==> raven: inputs <==
// cache
module cache(
    clk,
    proc_reset,
    proc_read,
    proc_write,
    proc_addr,
    proc_wdata,
    proc_stall,
    proc_rdata,
    mem_read,
    mem_write,
    mem_addr,
    mem_rdata,
    mem_wdata,
    mem_ready
);
export LEC_CHECK = 0
export CAP_MARGIN = 5
export CELL_PAD_IN_SITES_DETAIL_PLACEMENT = 0
export CELL_PAD_IN_SITES_GLOBAL_PLACEMENT = 0
export CORE_ASPECT_RATIO = 0.86
export CORE_MARGIN = 2
export CORE_UTILIZATION = 72
export CTS_CLUSTER_DIAMETER = 27
export CTS_CLUSTER_SIZE = 40
export GPL_ROUTABILITY_DRIVEN = 1
export PLACE_DENSITY_LB_ADDON = 0.01
export SETUP_SLACK_MARGIN = 1.44
export SLEW_MARGIN = 20
export TNS_END_PERCENT = 55
create_clock -name core_clock -period 4.85 [get_ports {clk}]
run.sh (not shown) runs the stock make flow with config.mk's settings and CLKGATE_MAP_FILE=.
==> lagoon (differences from raven) <==
- CAP_MARGIN: 5 -> 20
- CELL_PAD_IN_SITES_DETAIL_PLACEMENT: 0 -> not set
- CELL_PAD_IN_SITES_GLOBAL_PLACEMENT: 0 -> not set
- CORE_ASPECT_RATIO: 0.86 -> not set
- CORE_UTILIZATION: 72 -> 58
- CTS_CLUSTER_DIAMETER: 27 -> not set
- CTS_CLUSTER_SIZE: 40 -> not set
- GPL_ROUTABILITY_DRIVEN: 1 -> not set
- PLACE_DENSITY_LB_ADDON: 0.01 -> not set
- SETUP_SLACK_MARGIN: 1.44 -> not set
- TNS_END_PERCENT: 55 -> not set
==> flow/constraint.sdc (replaced) <==
create_clock -name core_clock -period 6.85 [get_ports {clk}]
set_input_delay 1.3700 -clock core_clock [delete_from_list [all_inputs] [get_ports {clk}]]
set_output_delay 1.3700 -clock core_clock [all_outputs]
set_load 0.01 [all_outputs]
==> xenon (differences from raven) <==
- CAP_MARGIN: 5 -> 30
- CELL_PAD_IN_SITES_GLOBAL_PLACEMENT: 0 -> not set
- CORE_ASPECT_RATIO: 0.86 -> not set
- CORE_MARGIN: 2 -> 3
- CORE_UTILIZATION: 72 -> 27
- CTS_CLUSTER_DIAMETER: 27 -> 384
- CTS_CLUSTER_SIZE: 40 -> not set
- GPL_ROUTABILITY_DRIVEN: 1 -> 0
- MAX_ROUTING_LAYER: not set -> met4
- PLACE_DENSITY: not set -> 0.79
- PLACE_DENSITY_LB_ADDON: 0.01 -> not set
- SETUP_SLACK_MARGIN: 1.44 -> 0.36
- TNS_END_PERCENT: 55 -> not set
==> flow/constraint.sdc (replaced) <==
create_clock -name core_clock -period 4.89 [get_ports {clk}]
set_input_delay 0.9780 -clock core_clock [delete_from_list [all_inputs] [get_ports {clk}]]
set_output_delay 0.9780 -clock core_clock [all_outputs]
set_load 0.01 [all_outputs]
==> results.ini <==
[clocking]
ctsResizeCount = 0

[die]
dieHeight_um = 328
core_area_um2 = 104000

[placed_design]
post-place-cells = 6587

[run_status]
status = complete, no violations

That was lagoon.
==> results.ini <==
[run_status]
status = did not finish
stop_stage = global routing
stop_error = [ERROR GRT-0116] Global routing finished with congestion. Check the congestion regions in the DRC Viewer.

[die]
dieHeight_um = 273

That was raven.
==> results.ini <==
[run_status]
status = complete, but fails checks
so_faults = negative setup slack

[final_timing]
fin_ws_ns = -0.0376
setup_viol = 1

[die]
core_area_um2 = 223000

That was xenon.


==> job 844 <==
cache again, from the RTL that the note above started with.
Settings: LEC_CHECK=0, CAP_MARGIN=30, CELL_PAD_IN_SITES_DETAIL_PLACEMENT=0, CELL_PAD_IN_SITES_GLOBAL_PLACEMENT=0, CORE_MARGIN=2, CORE_UTILIZATION=64, CTS_CLUSTER_DIAMETER=136, CTS_CLUSTER_SIZE=16, GPL_ROUTABILITY_DRIVEN=1, PLACE_DENSITY_LB_ADDON=0.08, SETUP_SLACK_MARGIN=0.72, SLEW_MARGIN=20, TNS_END_PERCENT=55; clock period 5.06 ns.
==> job 8902: changes against job 844 <==
CAP_MARGIN = 20   (was 30)
CELL_PAD_IN_SITES_DETAIL_PLACEMENT = default   (was 0)
CELL_PAD_IN_SITES_GLOBAL_PLACEMENT = default   (was 0)
CORE_UTILIZATION = 52   (was 64)
CTS_CLUSTER_DIAMETER = default   (was 136)
CTS_CLUSTER_SIZE = default   (was 16)
GPL_ROUTABILITY_DRIVEN = default   (was 1)
PLACE_DENSITY = 0.5   (was default)
PLACE_DENSITY_LB_ADDON = default   (was 0.08)
SETUP_SLACK_MARGIN = default   (was 0.72)
TNS_END_PERCENT = default   (was 55)
==> flow/constraint.sdc (replaced) <==
create_clock -name core_clock -period 6.22 [get_ports {clk}]
set_input_delay 1.2440 -clock core_clock [delete_from_list [all_inputs] [get_ports {clk}]]
set_output_delay 1.2440 -clock core_clock [all_outputs]
set_load 0.01 [all_outputs]
==> job 7378: changes against job 844 <==
CAP_MARGIN = 20   (was 30)
CELL_PAD_IN_SITES_DETAIL_PLACEMENT = default   (was 0)
CELL_PAD_IN_SITES_GLOBAL_PLACEMENT = default   (was 0)
CORE_UTILIZATION = 30   (was 64)
CTS_CLUSTER_DIAMETER = default   (was 136)
CTS_CLUSTER_SIZE = default   (was 16)
GPL_ROUTABILITY_DRIVEN = default   (was 1)
PLACE_DENSITY = 0.5   (was default)
PLACE_DENSITY_LB_ADDON = default   (was 0.08)
SETUP_SLACK_MARGIN = default   (was 0.72)
TNS_END_PERCENT = default   (was 55)
==> flow/constraint.sdc (replaced) <==
create_clock -name core_clock -period 8.52 [get_ports {clk}]
set_input_delay 1.7040 -clock core_clock [delete_from_list [all_inputs] [get_ports {clk}]]
set_output_delay 1.7040 -clock core_clock [all_outputs]
set_load 0.01 [all_outputs]
==> job 9401: changes against job 844 <==
CAP_MARGIN = 20   (was 30)
CELL_PAD_IN_SITES_DETAIL_PLACEMENT = default   (was 0)
CELL_PAD_IN_SITES_GLOBAL_PLACEMENT = default   (was 0)
CORE_UTILIZATION = 16   (was 64)
CTS_CLUSTER_DIAMETER = default   (was 136)
CTS_CLUSTER_SIZE = default   (was 16)
GPL_ROUTABILITY_DRIVEN = default   (was 1)
PLACE_DENSITY = 0.5   (was default)
PLACE_DENSITY_LB_ADDON = default   (was 0.08)
SETUP_SLACK_MARGIN = default   (was 0.72)
TNS_END_PERCENT = default   (was 55)
==> flow/constraint.sdc (replaced) <==
create_clock -name core_clock -period 14.0 [get_ports {clk}]
set_input_delay 2.8000 -clock core_clock [delete_from_list [all_inputs] [get_ports {clk}]]
set_output_delay 2.8000 -clock core_clock [all_outputs]
set_load 0.01 [all_outputs]
==> comparison <==
Job 844 completed and failed the layout checks on setup timing. Job 9401 ran to the end with no violations. Job 7378 produced a clean layout. Job 8902 ran to the end with no violations. The highest global-route usage belongs to job 844, the lowest to job 9401. Of job 844 and job 8902, job 844 has the higher non-clock buffer count (gap 472). First-iteration DRC count: job 7378 is smaller than job 8902 (18%). In area after synthesis, job 844 and job 9401 do not differ.


==> onyx: inputs <==
cache again, from the RTL that the note above started with.
Settings: LEC_CHECK=0, CAP_MARGIN=20, CORE_MARGIN=2, CORE_UTILIZATION=72, CTS_CLUSTER_SIZE=51, PLACE_DENSITY=0.65, SLEW_MARGIN=20; clock period 4.83 ns.
==> harbor: changes against onyx <==
==> flow/config.mk (replaced) <==
export PLATFORM = sky130hd
export DESIGN_NAME = cache
export DESIGN_NICKNAME = cache
export VERILOG_FILES = /design/flow/design.v
export SDC_FILE = /design/flow/constraint.sdc
export NUM_CORES = 4
export LEC_CHECK = 0
export ABC_AREA = 0
export CAP_MARGIN = 0
export CELL_PAD_IN_SITES_DETAIL_PLACEMENT = 2
export CORE_ASPECT_RATIO = 1.1
export CORE_MARGIN = 2
export CORE_UTILIZATION = 40
export CTS_CLUSTER_DIAMETER = 354
export GPL_TIMING_DRIVEN = 0
export HOLD_SLACK_MARGIN = 0.07
export PLACE_DENSITY = 0.37
export SLEW_MARGIN = 25
==> flow/constraint.sdc (replaced) <==
create_clock -name core_clock -period 10.0 [get_ports {clk}]
set_input_delay 2.0000 -clock core_clock [delete_from_list [all_inputs] [get_ports {clk}]]
set_output_delay 2.0000 -clock core_clock [all_outputs]
set_load 0.01 [all_outputs]
==> amber: changes against onyx <==
--- a/flow/config.mk
+++ b/flow/config.mk
@@ -7,7 +7,7 @@
 export LEC_CHECK = 0
 export CAP_MARGIN = 20
 export CORE_MARGIN = 2
-export CORE_UTILIZATION = 72
-export CTS_CLUSTER_SIZE = 51
-export PLACE_DENSITY = 0.65
+export CORE_UTILIZATION = 45
+export PLACE_DENSITY = 0.5
 export SLEW_MARGIN = 20
+export TNS_END_PERCENT = 5
==> flow/constraint.sdc (replaced) <==
create_clock -name core_clock -period 5.06 [get_ports {clk}]
set_input_delay 1.0120 -clock core_clock [delete_from_list [all_inputs] [get_ports {clk}]]
set_output_delay 1.0120 -clock core_clock [all_outputs]
set_load 0.01 [all_outputs]
==> juniper: changes against onyx <==
==> flow/config.mk (replaced) <==
export PLATFORM = sky130hd
export DESIGN_NAME = cache
export DESIGN_NICKNAME = cache
export VERILOG_FILES = /design/flow/design.v
export SDC_FILE = /design/flow/constraint.sdc
export NUM_CORES = 4
export LEC_CHECK = 0
export CAP_MARGIN = 15
export CORE_MARGIN = 2
export CORE_UTILIZATION = 72
export PLACE_DENSITY = 0.5
export SLEW_MARGIN = 20
==> flow/constraint.sdc (replaced) <==
create_clock -name core_clock -period 7.12 [get_ports {clk}]
set_input_delay 1.4240 -clock core_clock [delete_from_list [all_inputs] [get_ports {clk}]]
set_output_delay 1.4240 -clock core_clock [all_outputs]
set_load 0.01 [all_outputs]
==> impl_metrics.env <==
# flow metrics
export IMPL_status="finished with violations"
export IMPL_check_faults="setup timing"
export IMPL_portion_of_total_power_attributed_to_combinational_logic_pct=36.8
export IMPL_leakagePower_nw=34.48
export IMPL_place_area_mm2=0.07104
export IMPL_crit_path_cell_trace="clkbuf_16, and2b_2, a221oi_2, o22a_1, xnor2_1, nor4_2, buf_4, and3_4, and4_4, nand3_4, buf_12, buf_16, a211oi_4, buf_2"
export IMPL_wire_per_inst_um=34.00
export IMPL_finalSetupViolations=24
export IMPL_finish_utilization_pct=91.10
export IMPL_nFillCells=3216
export IMPL_internal_power_w=0.02925
export IMPL_comb_area_share_pct=36.75
export IMPL_fin_cells=7126
export IMPL_via_count_of_the_first_global_routing_pass=53150
export IMPL_setup_ws_ns=-0.2383
export IMPL_p_clk_share_pct=23.2
# the run above: onyx

==> impl_metrics.env <==
# flow metrics
export IMPL_crit_path_cell_trace="clkbuf_8, inv_6, buf_12, buf_4, o22ai_1, o22ai_1, a21oi_1, nor3_1, a21oi_1, a211oi_1, clkdlybuf4s50_1"
export IMPL_leakagePower_nw=30.89
export IMPL_comb_area_share_pct=39.38
export IMPL_status="finished clean"
export IMPL_p_clk_share_pct=24.6
export IMPL_nFillCells=4657
export IMPL_fin_cells=6514
export IMPL_via_count_of_the_first_global_routing_pass=47970
export IMPL_wire_per_inst_um=32.65
export IMPL_place_area_mm2=0.06554
export IMPL_finalSetupViolations=0
export IMPL_finish_utilization_pct=83.75
export IMPL_setup_ws_ns=0.1434
export IMPL_portion_of_total_power_attributed_to_combinational_logic_pct=33.1
# the run above: juniper

==> impl_metrics.env <==
# flow metrics
export IMPL_place_area_mm2=0.07188
export IMPL_nFillCells=11370
export IMPL_finalSetupViolations=1
export IMPL_setup_ws_ns=-0.1753
export IMPL_comb_area_share_pct=36.00
export IMPL_finish_utilization_pct=57.47
export IMPL_leakagePower_nw=34.67
export IMPL_p_clk_share_pct=25.0
export IMPL_check_faults="setup timing"
export IMPL_via_count_of_the_first_global_routing_pass=47070
export IMPL_status="finished with violations"
# the run above: amber

==> impl_metrics.env <==
# flow metrics
export IMPL_internal_power_w=0.01363
export IMPL_portion_of_total_power_attributed_to_combinational_logic_pct=35.2
export IMPL_ys_seq_elements=1242
export IMPL_p_clk_share_pct=25.1
export IMPL_synth_top_cell_by_count="sky130_fd_sc_hd__dfrtp_1"
export IMPL_finalSetupViolations=12
export IMPL_crit_path_cell_trace="clkdlybuf4s50_1, buf_4, buf_4, buf_4, buf_2, buf_2, buf_2, mux2i_1, o21ai_0, a21oi_1, nor2_1, mux4_2, nor2b_1, clkdlybuf4s50_1"
export IMPL_check_faults="setup timing"
export IMPL_comb_area_share_pct=36.90
export IMPL_fin_cells=7816
export IMPL_status="finished with violations"
export IMPL_finish_utilization_pct=49.20
export IMPL_place_area_mm2=0.06967
export IMPL_nFillCells=14820
export IMPL_setup_ws_ns=-0.2126
# the run above: harbor

